job 5727:
// AHB2CAN_top
module AHB2CAN_top
(
	input logic HCLK, HRESETn, HWRITE, HSEL,
	input logic [31:0] HADDR, HWDATA,
	input logic [1:0] HTRANS,
	input logic [2:0] HBURST, HSIZE,
	output logic [31:0] HRDATA,
	output logic HRESP, HREADYOUT,
	input logic rx_data,
	output logic tx_data
);
reg [31:0] sensor_data;
reg [15:0] address, command_data;
reg slave_wait, renable, wenable;
reg [2:0] data_size, burst_size;
reg sensor_fifo_full, sensor_fifo_empty, sensor_read, sensor_write, command_fifo_full, command_fifo_empty, command_read, command_write;
reg [31:0] command_rdata, sensor_rdata, command_wdata, sensor_wdata;
reg read_fifo, write_fifo;
reg [31:0] CAN_rx_data, CAN_tx_data;
AHB_Slave AHBS (.HCLK(HCLK), 
		.HRESETn(HRESETn), 
		.HWRITE(HWRITE),
		.HSEL(HSEL),
		.HADDR(HADDR),
		.HWDATA(HWDATA),
		.HTRANS(HTRANS),
		.HBURST(HBURST),
		.HSIZE(HSIZE),
		.HRDATA(HRDATA),
		.HRESP(HRESP),
		.HREADYOUT(HREADYOUT),
		.sensor_data(sensor_data),
		.address(address),
		.command_data(command_data),
		.slave_wait(slave_wait),
		.renable(renable),
  ...
Size: ~2800 cells after synthesis, ~0.031 mm2 of cells after synthesis.
export LEC_CHECK = 0
export CAP_MARGIN = 20
export CORE_MARGIN = 2
export CORE_UTILIZATION = 72
export CTS_CLUSTER_DIAMETER = 372
export PLACE_DENSITY = 0.66
export SETUP_SLACK_MARGIN = 0.72
export SLEW_MARGIN = 20
export TNS_END_PERCENT = 5
create_clock -name core_clock -period 4.95 [get_ports {HCLK}]
run.sh (not shown) runs the stock make flow with config.mk's settings and CLKGATE_MAP_FILE=.
Job 5727 completed; timing, DRC and antenna clean
#### Input delta (job 1082 over job 5727)
- clearing PLACE_DENSITY, which used to be 0.66
- clearing TNS_END_PERCENT, which used to be 5
- clearing SETUP_SLACK_MARGIN, which used to be 0.72
- clearing CTS_CLUSTER_DIAMETER, which used to be 372
- swapping 4.95 for 8.89 in the clock period (ns, I/O delays scaled along)
==> results <==
- The worst hold-check path type comes out primary input to async pin in one run and flip-flop to flip-flop in the other, namely in job 5727 and job 1082 respectively.
- From job 5727 to job 1082 the numbers moved as follows: share of power burned in registers roughly the same; cell count after synthesis roughly the same; cell total after placement decreased by about 0.56% relative to the old numbers; via count of the routed design moved down; final wirelength fell 3.7%.
- Total global routing track utilization: job 1082 < job 5727
- Changes observed in job 1082 relative to job 5727: sequential share of layout area increased by 0.71 points relative to the old numbers, worst setup slack increased by 0.65 ns relative to the old numbers, synthesis-to-layout area growth decreased by 1.8 points relative to the old numbers.
The inputs of job 8712 differ from those of job 1082 as listed below.
- PLACE_DENSITY_LB_ADDON: unset -> 0.27
- CTS_CLUSTER_SIZE: unset -> 39
- the clock period (ns, I/O delays scaled along): 8.89 -> 5.46
## What came out
Job 8712 vs. job 1082: sequential share of layout area shrank by 0.28 points; wire length after detailed routing increased by 3400 um relative to the old numbers. Changes observed in job 8712 relative to job 1082: design area higher, worst relative slew slack lower, worst path setup slack after routing lower, total of plain and repair buffers excluding clock buffers higher, setup slack at placement lower. Job 8712 vs job 1082 on power: job 8712 is the higher one.
The following lists how job 4868 was set up differently from job 8712:
- CTS_CLUSTER_SIZE removed (was 39)
- CORE_UTILIZATION changed from 72 to 10
- PLACE_DENSITY_LB_ADDON removed (was 0.27)
- the clock period (ns, I/O delays scaled along) changed from 5.46 to 15.3
Notes after the runs:
Taking job 8712 as the reference, in job 4868 sequential share of layout area decreased 5.0 points; maximum number of pins on one net before global-route repair increased 9.3%; final standard cell utilization of the core decreased 68 points. Taking job 8712 as the reference, in job 4868 pin slew with the least headroom to its limit shrank by 0.033 ns, worst setup slack up 2.10 ns, total number of clock tree sinks closely matched the old numbers.


== run 1 ==
AHB2CAN_top again, from the RTL that the note above started with.
// AHB2CAN_top
module AHB2CAN_top
(
	input logic HCLK, HRESETn, HWRITE, HSEL,
	input logic [31:0] HADDR, HWDATA,
	input logic [1:0] HTRANS,
	input logic [2:0] HBURST, HSIZE,
	output logic [31:0] HRDATA,
	output logic HRESP, HREADYOUT,
	input logic rx_data,
	output logic tx_data
);
reg [31:0] sensor_data;
reg [15:0] address, command_data;
reg slave_wait, renable, wenable;
reg [2:0] data_size, burst_size;
reg sensor_fifo_full, sensor_fifo_empty, sensor_read, sensor_write, command_fifo_full, command_fifo_empty, command_read, command_write;
reg [31:0] command_rdata, sensor_rdata, command_wdata, sensor_wdata;
reg read_fifo, write_fifo;
reg [31:0] CAN_rx_data, CAN_tx_data;
AHB_Slave AHBS (.HCLK(HCLK), 
		.HRESETn(HRESETn), 
		.HWRITE(HWRITE),
		.HSEL(HSEL),
		.HADDR(HADDR),
		.HWDATA(HWDATA),
		.HTRANS(HTRANS),
		.HBURST(HBURST),
		.HSIZE(HSIZE),
		.HRDATA(HRDATA),
		.HRESP(HRESP),
		.HREADYOUT(HREADYOUT),
		.sensor_data(sensor_data),
		.address(address),
		.command_data(command_data),
		.slave_wait(slave_wait),
		.renable(renable),
		.wenable(wenable),
		.data_size(data_size),
		.burst_size(burst_size)
);
Control_Unit CU(.clk(HCLK),
		.n_rst(HRESETn),
  ...
Settings: LEC_CHECK=0, CAP_MARGIN=20, CELL_PAD_IN_SITES_DETAIL_PLACEMENT=0, CELL_PAD_IN_SITES_GLOBAL_PLACEMENT=0, CORE_MARGIN=2, CORE_UTILIZATION=72, CTS_CLUSTER_DIAMETER=97, CTS_CLUSTER_SIZE=29, MAX_ROUTING_LAYER=met4, PLACE_DENSITY_LB_ADDON=0.14, SETUP_SLACK_MARGIN=2.52, SLEW_MARGIN=0; clock period 9.76 ns.
## Diff of input files: run 2 against run 1
- SETUP_SLACK_MARGIN no longer set, was 2.52
- MAX_ROUTING_LAYER no longer set, was met4
- SLEW_MARGIN now 20, was 0
- PLACE_DENSITY_LB_ADDON no longer set, was 0.14
- CTS_CLUSTER_DIAMETER no longer set, was 97
- CELL_PAD_IN_SITES_DETAIL_PLACEMENT no longer set, was 0
- CTS_CLUSTER_SIZE no longer set, was 29
- CORE_UTILIZATION now 66, was 72
- CELL_PAD_IN_SITES_GLOBAL_PLACEMENT no longer set, was 0
- the clock period (ns, I/O delays scaled along) now 3.19, was 9.76
==> comparison <==
Run 2 finished all stages; however, its layout fails the closing checks, the failures being negative setup slack.
In the metrics for run 1 and run 2, the one carrying the higher number of H-tree levels is run 2.
Run 1 → run 2: number of fill cells up 107, power attributed to sequential cells moved up, number of vias in the routed layout went up by 1,197.
| area added between synthesis and finish | run 2 vs run 1 | 12 points higher |
Changes observed in run 2 relative to run 1: power went up 290%; met2 global-route usage went up 0.43 points; routed wire length went up about 12%.
Cmp run 1 and run 2 / worst setup margin / lower: run 2
Run 2 packs its core more tightly than run 1.
### run 2 -> run 3
- CORE_UTILIZATION changed from 66 to 40
- the clock period (ns, I/O delays scaled along) changed from 3.19 to 10.0
### Flow results
- Run 3 has completed all stages; timing, DRC and antenna checks passed.
- Relative to run 2, sequential share of layout area has gone up in run 3.
- In the tables for run 3 and run 2, count of plain and timing-repair buffers in the layout reads lower with run 3.
- Setup WNS run 2 -> run 3: better
- Post-cts repair resize count: run 3 < run 2
- Comparing run 3 and run 2, the lower proportion of power drawn by the clock network was measured on run 2.
- Combined global-route utilization of all metal layers: run 3 < run 2
- Compared with run 2, the router placed fewer vias in run 3.
- The met3 track utilization from global routing in run 3 was lower than what run 2 gave.
- On final HPWL from detailed placement, run 3 tracks run 2 almost exactly.
- Comparing run 3 and run 2, the higher setup TNS is on run 3.
Setup changes, run 3 to run 4
- changing the clock period (ns, I/O delays scaled along) from 10.0 to 5.11
--- outcome ---
- From run 3 to run 4 the numbers moved as follows: count of plain and timing-repair buffers shows an increase of 12; post-route met1 wirelength shows no meaningful change.
- Of the two values seen for type of the tightest min-delay check, flip-flop to flip-flop was produced by run 3 and primary input to async pin by run 4.
- Comparing run 4 with run 3, the final non-filler cell total came out essentially unchanged.
- Relative to run 3, minimum setup slack in the final design decreased by 1.02 ns in run 4.
- [run 4 vs run 3] routed wire length: higher in run 4
- On total length of routed met2 wires: between run 4 and run 3, it ends up lower for run 3.
- Run 4 vs run 3: wire length on met3 up slightly
- Run 4 vs run 3 — share of total power in the clock network rose 1.2 points.
- met1 track demand over resource in global routing for run 4 is lower than for run 3.
- As of run 4, post-layout total power had risen by more than 100% compared to run 3.
- Against run 3 as the reference, run 4 delivers a lower worst hold slack across all endpoints.
Power figures rest on the tool's default switching activity, not on a simulated workload.
